==> build 82: inputs <==
Design processor_main, start of the top module:
module processor_main(
		input  clk, reset_n,                       
		input  [31:0] dmem_datain, 
		input  [31:0] imem_data,                   
		output [31:0] dmem_addr, dmem_dataout, PC,
		output dmem_rw, io_rw
   );
	reg [31:0] PFD_PC, PDE_PC, PEM_PC, PMW_PC, PFD_INST, PDE_IMM, PDE_RS1, PDE_RS2, PEM_RS2, PEM_PCADDIMM, PMW_PCADDIMM, PEM_ALUOUT, 
				  PEM_CALOUT, PMW_CALOUT, PMW_DOUT;				  
	reg [2:0] PDE_F3;
	reg PDE_F7, PDE_CTRL_MEMWRITE, PEM_CTRL_MEMWRITE, PDE_CTRL_REGWRITE, PEM_CTRL_REGWRITE, PMW_CTRL_REGWRITE, PDE_CTRL_ALUSRC, 
		 PDE_CRTL_IMMTOREG, PEM_BRANCHFLAG, PFD_TAKENFLAG, PDE_TAKENFLAG, PEM_TAKENFLAG;
	reg [1:0] PDE_CTRL_ALUOP, PDE_CTRL_BRANCH, PDE_CTRL_REGWRITESEL, PEM_CTRL_BRANCH, PEM_CTRL_REGWRITESEL, PMW_CTRL_REGWRITESEL;
	reg [4:0] PDE_RDA, PEM_RDA, PMW_RDA;
	wire STALL, PFD_FLUSH, PDE_FLUSH, TAKENFLAG;
	assign PC = PFD_PC;
	wire ALU_BRANCHFLAG, ALU_BRANCHFLAG_int;	
	assign ALU_BRANCHFLAG = (PEM_PC == 32'b0) ? 1'b0 : ALU_BRANCHFLAG_int;
   wire [31:0] next_instruction, PCADD4;     
   wire [31:0] inst;                 
	wire [31:0] data_rs1;
	wire [31:0] data_rs2, ALU_OUT, PCADDIMM;
	wire [31:0] REALBRANCH;
	assign REALBRANCH = ({(PDE_CTRL_BRANCH[1] & ALU_BRANCHFLAG), PDE_CTRL_BRANCH[0]} == 2'b00) ? PDE_PC :
							  ({(PDE_CTRL_BRANCH[1] & ALU_BRANCHFLAG), PDE_CTRL_BRANCH[0]} == 2'b01) ? PDE_PC :
							  ({(PDE_CTRL_BRANCH[1] & ALU_BRANCHFLAG), PDE_CTRL_BRANCH[0]} == 2'b10) ? ALU_OUT : PCADDIMM;
  ...
Settings: LEC_CHECK=0, ABC_AREA=1, CAP_MARGIN=0, CELL_PAD_IN_SITES_DETAIL_PLACEMENT=2, CORE_MARGIN=9, CORE_UTILIZATION=53, GPL_ROUTABILITY_DRIVEN=1, GPL_TIMING_DRIVEN=1, HOLD_SLACK_MARGIN=0.12, PLACE_DENSITY_LB_ADDON=0.28, SLEW_MARGIN=20; clock period 10.5 ns.
run.sh (not shown) runs the stock make flow with config.mk's settings and CLKGATE_MAP_FILE=.
==> trial 66: changes against build 82 <==
Settings changed: ABC_AREA 1 to not set, CAP_MARGIN 0 to 20, CELL_PAD_IN_SITES_DETAIL_PLACEMENT 2 to not set, CORE_MARGIN 9 to 2, CORE_UTILIZATION 53 to 66, CTS_CLUSTER_SIZE set to 53, GPL_ROUTABILITY_DRIVEN 1 to not set, GPL_TIMING_DRIVEN 1 to not set, HOLD_SLACK_MARGIN 0.12 to not set, PLACE_DENSITY_LB_ADDON 0.28 to not set, SETUP_SLACK_MARGIN set to 1.46.
==> flow/constraint.sdc (replaced) <==
create_clock -name core_clock -period 5.67 [get_ports {clk}]
set_input_delay 1.1340 -clock core_clock [delete_from_list [all_inputs] [get_ports {clk}]]
set_output_delay 1.1340 -clock core_clock [all_outputs]
set_load 0.01 [all_outputs]
==> job_summary.md <==
### Flow metrics

| Metric | Value |
|---|---|
| Err | `[ERROR GRT-0116] Global routing finished with congestion. Check the congestion regions in the DRC Viewer.` |
| Die width | `348 um` |
| Most common cell in the netlist | `edfxtp_1` |
| Failed at | `5_1_grt` |
| Status | `did not finish` |
| Synth top area share | `38.2%` |
the above is filed under trial 66

==> job_summary.md <==
### Flow metrics

| Metric | Value |
|---|---|
| Status | `did not finish` |
| Synth area leaders | `edfxtp_1 (37%), dfrtp_1 (16%), nand2_1 (10%)` |
| Failed at | `3_5_place_dp` |
| Synth top area share | `37.4%` |
| Err | `Error: detail_place.tcl, 38 bad optional access` |
| Final Wtd Congestion | `1.05` |
| Most common cell in the netlist | `nand2_1` |
| Num ports | `164` |
| Die width | `406 um` |
| Seq share, synth | `54.6%` |
| Ys cells | `8765` |
the above is filed under build 82


* * *

==> build 45 <==
processor_main again, from the RTL that the note above started with.
Settings: LEC_CHECK=0, CAP_MARGIN=20, CORE_ASPECT_RATIO=1.16, CORE_MARGIN=2, CORE_UTILIZATION=72, CTS_CLUSTER_DIAMETER=381, CTS_CLUSTER_SIZE=12, MAX_ROUTING_LAYER=met4, PLACE_DENSITY=0.66, SETUP_SLACK_MARGIN=1.88, SLEW_MARGIN=20, TNS_END_PERCENT=95; clock period 14.4 ns.
==> trial 81 (differences from build 45) <==
Settings changed: CORE_ASPECT_RATIO 1.16 to default, CORE_UTILIZATION 72 to 70, CTS_CLUSTER_DIAMETER 381 to 202, CTS_CLUSTER_SIZE 12 to 36, MAX_ROUTING_LAYER met4 to default, PLACE_DENSITY 0.66 to default, SETUP_SLACK_MARGIN 1.88 to default, TNS_END_PERCENT 95 to default.
==> flow/constraint.sdc (replaced) <==
create_clock -name core_clock -period 5.67 [get_ports {clk}]
set_input_delay 1.1340 -clock core_clock [delete_from_list [all_inputs] [get_ports {clk}]]
set_output_delay 1.1340 -clock core_clock [all_outputs]
set_load 0.01 [all_outputs]
==> trial 35 (differences from build 45) <==
Settings changed: ABC_AREA from default to 1, CORE_ASPECT_RATIO 1.16 to default, CORE_UTILIZATION 72 to 58, CTS_CLUSTER_DIAMETER 381 to default, CTS_CLUSTER_SIZE 12 to 64, MAX_ROUTING_LAYER met4 to default, PLACE_DENSITY 0.66 to default, SETUP_SLACK_MARGIN 1.88 to 1.47, TNS_END_PERCENT 95 to default.
==> flow/constraint.sdc (replaced) <==
create_clock -name core_clock -period 5.67 [get_ports {clk}]
set_input_delay 1.1340 -clock core_clock [delete_from_list [all_inputs] [get_ports {clk}]]
set_output_delay 1.1340 -clock core_clock [all_outputs]
set_load 0.01 [all_outputs]
==> Changelog: implementation <==
### Metrics

- Total clock buffers created by CTS: 48
- Status: did not finish
- Failed at: global routing (5_1_grt)
- Netlist cell types: 103
- First Err: [ERROR GRT-0116] Global routing finished with congestion. Check the congestion regions in the DRC Viewer.
- Synth Seq Share: 55.8%
- Row cnt: 122
- Chip Width: 338 µm
- Die area: 114,000 µm²
- Tot GR Track Use: 86.9%
[end of results for trial 81]
==> Changelog: implementation <==
### Implementation results

- Final worst path period share: 118%
- Row cnt: 135
- Post-CTS Setup Inserts: 20
- Synth Seq Share: 54.6%
- Syn Inst Count: 8,765
- Die area: 140,000 µm²
- RSZ-0062 raised after global routing: true
- Final worst slack: -1.04 ns
- Status: failed layout checks
- Ys async rst share: 33.3%
- Chip Width: 374 µm
- Tot GR Track Use: 45.3%
- Fail Reasons: negative setup slack
- Setup violators final: 212
- R2R setup slack: -1.04 ns
- Total clock buffers created by CTS: 165
- Netlist cell types: 67
- Placed insts: 10,712
- Vias after detailed routing: 77,738
[end of results for trial 35]
==> Changelog: implementation <==
### Metrics

- Logic family by area: multiplexers
- Row cnt: 129
- Tot GR Track Use: 82.5%
- RePlAce Congestion: 1.15
- Failed at: global routing (5_1_grt)
- Total clock buffers created by CTS: 146
- Yosys chip area: 77,900 µm²
- First Err: [ERROR GRT-0232] Routing congestion too high. Check the congestion heatmap in the GUI.
- Placed insts: 6,551
- Status: did not finish
- Synth warn: 7
- Netlist cell types: 103
- Synth Seq Share: 55.8%
- Die area: 111,000 µm²
- GR Util met3: 71.4%
- Chip Width: 309 µm
- Floorplan utilization: 72.8%
[end of results for build 45]

* * *

==> build 69: inputs <==
Starting RTL as in the previous note.
make LEC_CHECK=0 CAP_MARGIN=20 CORE_MARGIN=2 CORE_UTILIZATION=70 CTS_CLUSTER_DIAMETER=34 CTS_CLUSTER_SIZE=21 SETUP_SLACK_MARGIN=0.99 SLEW_MARGIN=20 finish   # period 7.11 ns
==> trial 67: changes against build 69 <==
--- a/flow/config.mk
+++ b/flow/config.mk
@@ -9,6 +9,4 @@
 export CORE_MARGIN = 2
-export CORE_UTILIZATION = 70
-export CTS_CLUSTER_DIAMETER = 34
-export CTS_CLUSTER_SIZE = 21
-export SETUP_SLACK_MARGIN = 0.99
+export CORE_UTILIZATION = 40
+export SETUP_SLACK_MARGIN = 2.27
 export SLEW_MARGIN = 20
==> flow/constraint.sdc (replaced) <==
create_clock -name core_clock -period 10.2 [get_ports {clk}]
set_input_delay 2.0400 -clock core_clock [delete_from_list [all_inputs] [get_ports {clk}]]
set_output_delay 2.0400 -clock core_clock [all_outputs]
set_load 0.01 [all_outputs]
==> build 64: changes against build 69 <==
--- a/flow/config.mk
+++ b/flow/config.mk
@@ -9,6 +9,3 @@
 export CORE_MARGIN = 2
-export CORE_UTILIZATION = 70
-export CTS_CLUSTER_DIAMETER = 34
-export CTS_CLUSTER_SIZE = 21
-export SETUP_SLACK_MARGIN = 0.99
+export CORE_UTILIZATION = 56
 export SLEW_MARGIN = 20
==> flow/constraint.sdc (replaced) <==
create_clock -name core_clock -period 10.2 [get_ports {clk}]
set_input_delay 2.0400 -clock core_clock [delete_from_list [all_inputs] [get_ports {clk}]]
set_output_delay 2.0400 -clock core_clock [all_outputs]
set_load 0.01 [all_outputs]
==> comparison <==
Build 64 finished clean. Trial 67 completed with no timing, DRC or antenna violations. Build 69 ended with an error in 5_1_grt, error GRT-0116.
Between build 64 and trial 67, the lower worst setup slack is in build 64 (gap 1.5 ns).
Against trial 67, the hold slack of build 64 is worse by 0.012 ns.
In sequential power, trial 67 and build 64 hardly differ.
In trial 67 the clock power is higher than in build 64, by about 2%.
In trial 67 the clock skew is higher than in build 64, by 0.0052 ns.
Between trial 67 and build 64, the lower total power is in build 64 (gap 1.1%, measured against build 64).
Of build 64 and trial 67, build 64 has the higher sequential share of layout area (gap 1.3 points).
Against trial 67, the cell count of build 64 is smaller by 9.7%.
In trial 67 the combinational power is larger than in build 64, by about 4%.
Between build 64 and trial 67, the lower count of clock-buffer cells in the layout is in build 64 (gap 27).

* * *

==> inputs of v28 <==
processor_main again, from the RTL that the note above started with.
clock: 12.9 ns
lec_check: 0
cap_margin: 20
core_aspect_ratio: 1.16
core_margin: 7
core_utilization: 22
cts_cluster_size: 12
place_density: 0.57
slew_margin: 0
tns_end_percent: 95
==> v1 (differences from v28) <==
- ABC_AREA: default -> 1
- CORE_ASPECT_RATIO: 1.16 -> default
- CORE_MARGIN: 7 -> 2
- CORE_UTILIZATION: 22 -> 68
- CTS_CLUSTER_SIZE: 12 -> 98
- PLACE_DENSITY: 0.57 -> default
- SLEW_MARGIN: 0 -> 20
- TNS_END_PERCENT: 95 -> default
==> flow/constraint.sdc (replaced) <==
create_clock -name core_clock -period 5.91 [get_ports {clk}]
set_input_delay 1.1820 -clock core_clock [delete_from_list [all_inputs] [get_ports {clk}]]
set_output_delay 1.1820 -clock core_clock [all_outputs]
set_load 0.01 [all_outputs]
==> results <==
item	v1	v28
Status	aborted with a tool error	no timing/DRC/antenna violations
Stage where the flow stopped	5_1_grt	-
Total clock buffers created by CTS	160	175
Seq share, synth	54.6%	55.8%
Buffer levels on the longest clock path	3	4
Simple logic cell fraction of the synthesized area	15.2%	6.14%
Pre-CTS setup slack	-0.996 ns	2.71 ns
Die width	346 um	566 um
Yosys Instances	8765	5120
Top cell type by instance count after synthesis	sky130_fd_sc_hd__nand2_1	sky130_fd_sc_hd__edfxtp_1
Post-synthesis mux area share	0%	23.8%
Placed cell count	10.5k	9765
Top cell type's share of synthesized area	37.4%	38.2%
Synthesized-area fraction occupied by adder cells	2.63%	2.68%
Sum of net half-perimeters after detailed placement	214 mm	225 mm
Chip area in the Yosys report	79600 sq um	77900 sq um
Floorplan core area	116000 sq um	353000 sq um

* * *

==> yarrow <==
Starting RTL as in the previous note.
export LEC_CHECK = 0
export ABC_AREA = 1
export CAP_MARGIN = 20
export CORE_MARGIN = 2
export CORE_UTILIZATION = 72
export CTS_CLUSTER_DIAMETER = 366
export CTS_CLUSTER_SIZE = 10
export PLACE_DENSITY_LB_ADDON = 0.03
export SLEW_MARGIN = 20
create_clock -name core_clock -period 5.97 [get_ports {clk}]
==> inputs of indigo, as changes to yarrow <==
==> flow/config.mk (replaced) <==
export PLATFORM = sky130hd
export DESIGN_NAME = processor_main
export DESIGN_NICKNAME = processor_main
export VERILOG_FILES = /design/flow/design.v
export SDC_FILE = /design/flow/constraint.sdc
export NUM_CORES = 4
export LEC_CHECK = 0
export CAP_MARGIN = 20
export CORE_MARGIN = 2
export CORE_UTILIZATION = 9
export SLEW_MARGIN = 20
==> flow/constraint.sdc (replaced) <==
create_clock -name core_clock -period 17.5 [get_ports {clk}]
set_input_delay 3.5000 -clock core_clock [delete_from_list [all_inputs] [get_ports {clk}]]
set_output_delay 3.5000 -clock core_clock [all_outputs]
set_load 0.01 [all_outputs]
==> inputs of sierra, as changes to yarrow <==
==> flow/config.mk (replaced) <==
export PLATFORM = sky130hd
export DESIGN_NAME = processor_main
export DESIGN_NICKNAME = processor_main
export VERILOG_FILES = /design/flow/design.v
export SDC_FILE = /design/flow/constraint.sdc
export NUM_CORES = 4
export LEC_CHECK = 0
export CAP_MARGIN = 20
export CORE_MARGIN = 2
export CORE_UTILIZATION = 40
export SLEW_MARGIN = 20
==> flow/constraint.sdc (replaced) <==
create_clock -name core_clock -period 11.0 [get_ports {clk}]
set_input_delay 2.2000 -clock core_clock [delete_from_list [all_inputs] [get_ports {clk}]]
set_output_delay 2.2000 -clock core_clock [all_outputs]
set_load 0.01 [all_outputs]
==> inputs of lagoon, as changes to yarrow <==
--- a/flow/config.mk
+++ b/flow/config.mk
@@ -10,6 +10,7 @@
 export CORE_MARGIN = 2
 export CORE_UTILIZATION = 72
-export CTS_CLUSTER_DIAMETER = 366
 export CTS_CLUSTER_SIZE = 10
-export PLACE_DENSITY_LB_ADDON = 0.03
+export HOLD_SLACK_MARGIN = 0.29
+export SETUP_SLACK_MARGIN = 1.28
 export SLEW_MARGIN = 20
+export TNS_END_PERCENT = 40
==> flow/constraint.sdc (replaced) <==
create_clock -name core_clock -period 4.65 [get_ports {clk}]
set_input_delay 0.9300 -clock core_clock [delete_from_list [all_inputs] [get_ports {clk}]]
set_output_delay 0.9300 -clock core_clock [all_outputs]
set_load 0.01 [all_outputs]
==> comparison table <==
| metric | indigo | lagoon | yarrow | sierra |
|---|---|---|---|---|
| Run status | no timing/DRC/antenna violations | stopped before the end | stopped before the end | no timing/DRC/antenna violations |
| Failing step | - | clock tree synthesis | global routing | - |
| Total length of routed met2 wires | 148,000 um | - | - | 145,000 um |
| Root Buffer | sky130_fd_sc_hd__clkbuf_16 | - | sky130_fd_sc_hd__clkbuf_16 | sky130_fd_sc_hd__clkbuf_16 |
| Total number of sequential cells | 1,545 | - | - | 1,545 |
| Final sum of negative setup slack | 0 ns | - | - | 0 ns |
| Fin util | 12.1% | - | - | 48.3% |
| Number of CTS-inserted buffers | 168 | - | 172 | 171 |
| Worst Hold Class | flop to flop | - | - | flop to flop |
| Endpoint, Worst Hold | PMW_PCADDIMM[20]$_DFF_PN0_ | - | - | PMW_PCADDIMM[23]$_DFF_PN0_ |
| Total antenna diodes in the routed design | 21 | - | - | 19 |
| Tightest hold margin | 0.342 ns | - | - | 0.345 ns |
| Areal power density over the cells | 103 mW/mm^2 | - | - | 184 mW/mm^2 |
| Largest cell class by area | flip-flops and latches | - | - | flip-flops and latches |
| Count of clock tree sinks | 1,545 | - | 1,545 | 1,545 |
| Width of the chip | 934 um | 336 um | 336 um | 445 um |
| Initial Utilization | 9.03% | 72.8% | 72.8% | 40.4% |
| Sum of buffers and inverters on the critical path | 1 | - | - | 6 |
No activity file was given, so power comes from the tool's default toggle rates.
